==> v15: inputs <==
// processor_main
module processor_main(
		input  clk, reset_n,                       
		input  [31:0] dmem_datain, 
		input  [31:0] imem_data,                   
		output [31:0] dmem_addr, dmem_dataout, PC,
		output dmem_rw, io_rw
   );
==> flow/config.mk <==
export PLATFORM = sky130hd
export DESIGN_NAME = processor_main
export DESIGN_NICKNAME = processor_main
export VERILOG_FILES = /design/flow/design.v
export SDC_FILE = /design/flow/constraint.sdc
export NUM_CORES = 4
export LEC_CHECK = 0
export CAP_MARGIN = 25
export CORE_ASPECT_RATIO = 1.34
export CORE_MARGIN = 2
export CORE_UTILIZATION = 34
export HOLD_SLACK_MARGIN = 0.01
export MAX_ROUTING_LAYER = met5
export PLACE_DENSITY = 0.68
export SETUP_SLACK_MARGIN = -0.58
export SLEW_MARGIN = 40
export TNS_END_PERCENT = 45
==> flow/constraint.sdc <==
create_clock -name core_clock -period 11.0 [get_ports {clk}]
set_input_delay 2.2000 -clock core_clock [delete_from_list [all_inputs] [get_ports {clk}]]
set_output_delay 2.2000 -clock core_clock [all_outputs]
set_load 0.01 [all_outputs]
run.sh (not shown) runs the stock make flow with config.mk's settings and CLKGATE_MAP_FILE=.
==> v24 (differences from v15) <==
Settings changed: CAP_MARGIN 25 to 20, CORE_ASPECT_RATIO 1.34 to 1.16, CORE_UTILIZATION 34 to 65, CTS_CLUSTER_SIZE from default to 58, HOLD_SLACK_MARGIN 0.01 to default, MAX_ROUTING_LAYER met5 to default, PLACE_DENSITY 0.68 to default, SETUP_SLACK_MARGIN -0.58 to 1.5, SLEW_MARGIN 40 to 20, TNS_END_PERCENT 45 to 95.
==> flow/constraint.sdc (replaced) <==
create_clock -name core_clock -period 5.71 [get_ports {clk}]
set_input_delay 1.1420 -clock core_clock [delete_from_list [all_inputs] [get_ports {clk}]]
set_output_delay 1.1420 -clock core_clock [all_outputs]
set_load 0.01 [all_outputs]
==> v28 (differences from v15) <==
Settings changed: CAP_MARGIN 25 to 20, CORE_ASPECT_RATIO 1.34 to default, CORE_UTILIZATION 34 to 9, HOLD_SLACK_MARGIN 0.01 to default, MAX_ROUTING_LAYER met5 to default, PLACE_DENSITY 0.68 to default, SETUP_SLACK_MARGIN -0.58 to default, SLEW_MARGIN 40 to 20, TNS_END_PERCENT 45 to default.
==> flow/constraint.sdc (replaced) <==
create_clock -name core_clock -period 17.5 [get_ports {clk}]
set_input_delay 3.5000 -clock core_clock [delete_from_list [all_inputs] [get_ports {clk}]]
set_output_delay 3.5000 -clock core_clock [all_outputs]
set_load 0.01 [all_outputs]
==> GITHUB_STEP_SUMMARY <==
### Flow metrics

| Metric | Value |
|---|---|
| Pre-CTS setup slack | `-1.52 ns` |
| Exit stage | `5_1_grt` |
| FP Util | `65.6%` |
| GRT Overall Usage | `approximately 82%` |
| FP Rows | `roughly 140` |
| Core ar. | `between 0.1 and 0.15 mm2` |
| PostCTS Resize Cnt | `about 180` |
| Detailed placement HPWL | `roughly 230 mm` |
| Routability cong. | `approximately 1.1` |
| Die area | `between 0.1 and 0.15 mm2` |
| Dpl cells | `between 7000 and 8000` |
| Halt Reason | `[ERROR GRT-0232] Routing congestion too high. Check the congestion heatmap in the GUI.` |
| GR Util met1 | `about four fifths` |
| Status | `aborted with a tool error` |
-- figures above: v24

==> GITHUB_STEP_SUMMARY <==
### Flow metrics

| Metric | Value |
|---|---|
| Die area | `between 0.8 and 0.9 mm2` |
| FP Util | `roughly 9%` |
| Core ar. | `approximately 0.86 mm2` |
| Pre-CTS setup slack | `about 5.8 ns` |
| PostCTS Resize Cnt | `0` |
| FP Rows | `roughly 340` |
| Dpl cells | `roughly 17000` |
| GRT Overall Usage | `roughly 7%` |
| Detailed placement HPWL | `222 mm` |
| Routability cong. | `between 0.9 and 1` |
| GR Util met1 | `under 10%` |
| Status | `timing/DRC/antenna clean` |
-- figures above: v28

==> GITHUB_STEP_SUMMARY <==
### Flow metrics

| Metric | Value |
|---|---|
| FP Rows | `~200` |
| Gate Count Post-Synth | `5120` |
| Final hold vios | `0` |
| PostCTS Resize Cnt | `0` |
| CTS tree | `done` |
| Seq share, synth | `between 50 and 60%` |
| Die H | `roughly 560 um` |
| H-tree Lvls | `4` |
| GRT Overall Usage | `26.6%` |
| R2R depth | `28` |
| Detailed placement HPWL | `211 mm` |
| GR Util met1 | `28.3%` |
| Worst VDD drop | `roughly 0.15 mV` |
| WL/cell | `approximately 33 um` |
| Core ar. | `around 0.23 mm2` |
| Pre-CTS setup slack | `between 1.5 and 2 ns` |
| Dpl cells | `between 8000 and 9000` |
| FP Util | `around 34%` |
| Routed via count | `approximately 57000` |
| Status | `timing/DRC/antenna clean` |
-- figures above: v15


---

==> run a: inputs <==
processor_main again, from the RTL that the note above started with.
Design processor_main, start of the top module:
module processor_main(
		input  clk, reset_n,                       
		input  [31:0] dmem_datain, 
		input  [31:0] imem_data,                   
		output [31:0] dmem_addr, dmem_dataout, PC,
		output dmem_rw, io_rw
   );
	reg [31:0] PFD_PC, PDE_PC, PEM_PC, PMW_PC, PFD_INST, PDE_IMM, PDE_RS1, PDE_RS2, PEM_RS2, PEM_PCADDIMM, PMW_PCADDIMM, PEM_ALUOUT, 
				  PEM_CALOUT, PMW_CALOUT, PMW_DOUT;				  
	reg [2:0] PDE_F3;
	reg PDE_F7, PDE_CTRL_MEMWRITE, PEM_CTRL_MEMWRITE, PDE_CTRL_REGWRITE, PEM_CTRL_REGWRITE, PMW_CTRL_REGWRITE, PDE_CTRL_ALUSRC, 
		 PDE_CRTL_IMMTOREG, PEM_BRANCHFLAG, PFD_TAKENFLAG, PDE_TAKENFLAG, PEM_TAKENFLAG;
	reg [1:0] PDE_CTRL_ALUOP, PDE_CTRL_BRANCH, PDE_CTRL_REGWRITESEL, PEM_CTRL_BRANCH, PEM_CTRL_REGWRITESEL, PMW_CTRL_REGWRITESEL;
	reg [4:0] PDE_RDA, PEM_RDA, PMW_RDA;
	wire STALL, PFD_FLUSH, PDE_FLUSH, TAKENFLAG;
	assign PC = PFD_PC;
	wire ALU_BRANCHFLAG, ALU_BRANCHFLAG_int;	
	assign ALU_BRANCHFLAG = (PEM_PC == 32'b0) ? 1'b0 : ALU_BRANCHFLAG_int;
   wire [31:0] next_instruction, PCADD4;     
   wire [31:0] inst;                 
	wire [31:0] data_rs1;
	wire [31:0] data_rs2, ALU_OUT, PCADDIMM;
	wire [31:0] REALBRANCH;
	assign REALBRANCH = ({(PDE_CTRL_BRANCH[1] & ALU_BRANCHFLAG), PDE_CTRL_BRANCH[0]} == 2'b00) ? PDE_PC :
							  ({(PDE_CTRL_BRANCH[1] & ALU_BRANCHFLAG), PDE_CTRL_BRANCH[0]} == 2'b01) ? PDE_PC :
							  ({(PDE_CTRL_BRANCH[1] & ALU_BRANCHFLAG), PDE_CTRL_BRANCH[0]} == 2'b10) ? ALU_OUT : PCADDIMM;
	add pcadd4(.A(PFD_PC), .B(32'd4), .CIN(1'b0), .OF(), .SUM(PCADD4));
	wire [31:0] NEXTPREDICTED;
	assign NEXTPREDICTED = PCADD4;	 
  ...
clock: 7.11 ns
lec_check: 0
cap_margin: 20
core_margin: 2
core_utilization: 70
cts_cluster_diameter: 34
cts_cluster_size: 21
setup_slack_margin: 0.99
slew_margin: 20
==> run b (differences from run a) <==
--- a/flow/config.mk
+++ b/flow/config.mk
@@ -8,7 +8,4 @@
 export CAP_MARGIN = 20
 export CORE_MARGIN = 2
-export CORE_UTILIZATION = 70
-export CTS_CLUSTER_DIAMETER = 34
-export CTS_CLUSTER_SIZE = 21
-export SETUP_SLACK_MARGIN = 0.99
+export CORE_UTILIZATION = 40
 export SLEW_MARGIN = 20
==> flow/constraint.sdc (replaced) <==
create_clock -name core_clock -period 10.7 [get_ports {clk}]
set_input_delay 2.1400 -clock core_clock [delete_from_list [all_inputs] [get_ports {clk}]]
set_output_delay 2.1400 -clock core_clock [all_outputs]
set_load 0.01 [all_outputs]
==> run c (differences from run a) <==
==> flow/config.mk (replaced) <==
export PLATFORM = sky130hd
export DESIGN_NAME = processor_main
export DESIGN_NICKNAME = processor_main
export VERILOG_FILES = /design/flow/design.v
export SDC_FILE = /design/flow/constraint.sdc
export NUM_CORES = 4
export LEC_CHECK = 0
export ABC_AREA = 1
export CAP_MARGIN = 20
export CORE_MARGIN = 2
export CORE_UTILIZATION = 72
export CTS_CLUSTER_SIZE = 10
export HOLD_SLACK_MARGIN = 0.29
export SETUP_SLACK_MARGIN = 1.28
export SLEW_MARGIN = 20
export TNS_END_PERCENT = 40
==> flow/constraint.sdc (replaced) <==
create_clock -name core_clock -period 4.65 [get_ports {clk}]
set_input_delay 0.9300 -clock core_clock [delete_from_list [all_inputs] [get_ports {clk}]]
set_output_delay 0.9300 -clock core_clock [all_outputs]
set_load 0.01 [all_outputs]
==> run d (differences from run a) <==
--- a/flow/config.mk
+++ b/flow/config.mk
@@ -8,7 +8,4 @@
 export CAP_MARGIN = 20
 export CORE_MARGIN = 2
-export CORE_UTILIZATION = 70
-export CTS_CLUSTER_DIAMETER = 34
-export CTS_CLUSTER_SIZE = 21
-export SETUP_SLACK_MARGIN = 0.99
+export CORE_UTILIZATION = 51
 export SLEW_MARGIN = 20
==> flow/constraint.sdc (replaced) <==
create_clock -name core_clock -period 5.74 [get_ports {clk}]
set_input_delay 1.1480 -clock core_clock [delete_from_list [all_inputs] [get_ports {clk}]]
set_output_delay 1.1480 -clock core_clock [all_outputs]
set_load 0.01 [all_outputs]
==> out/metrics.cfg <==
[logic_synthesis]
synth.cellmix.simpleShare=0.152
cell_area_after_synthesis_um2=79600
synth_compound_gate_area_share=0.203

[outcome]
failing_step=clock tree synthesis (4_1_cts)
status=stopped before the end
error=[ERROR DPL-0033] detailed placement checks failed during check placement.

[placement]
detailedPlacementHpwl_mm=214

(the above is from run c)
==> out/metrics.cfg <==
[logic_synthesis]
cell_area_after_synthesis_um2=77900
synth_compound_gate_area_share=0.0761
synth.cellmix.simpleShare=0.0614
synth.logic.top_family=multiplexers

[outcome]
failing_step=global routing (5_1_grt)
error=[ERROR GRT-0116] Global routing finished with congestion. Check the congestion regions in the DRC Viewer.
status=stopped before the end

[placement]
detailedPlacementHpwl_mm=204

[global_route]
grtUsageMet1=0.878

(the above is from run a)
==> out/metrics.cfg <==
[placement]
detailedPlacementHpwl_mm=215

[timing]
setup_slack_ps=-1360
timing.final.setup_violations=215

[logic_synthesis]
cell_area_after_synthesis_um2=77900
synth_compound_gate_area_share=0.0761
synth.cellmix.simpleShare=0.0614

[final_layout]
largest_class=registers

[outcome]
so_faults=negative setup slack
status=finished with violations

(the above is from run d)
==> out/metrics.cfg <==
[critical_path]
timing.setup.critical_path_class=flop to flop

[placement]
detailedPlacementHpwl_mm=209
place.gp.congestion=1.04

[logic_synthesis]
synth.cellmix.simpleShare=0.0614
synth_compound_gate_area_share=0.0761
cell_area_after_synthesis_um2=77900

[outcome]
status=timing/DRC/antenna clean

[power]
top_power_group=the clock network

(the above is from run b)
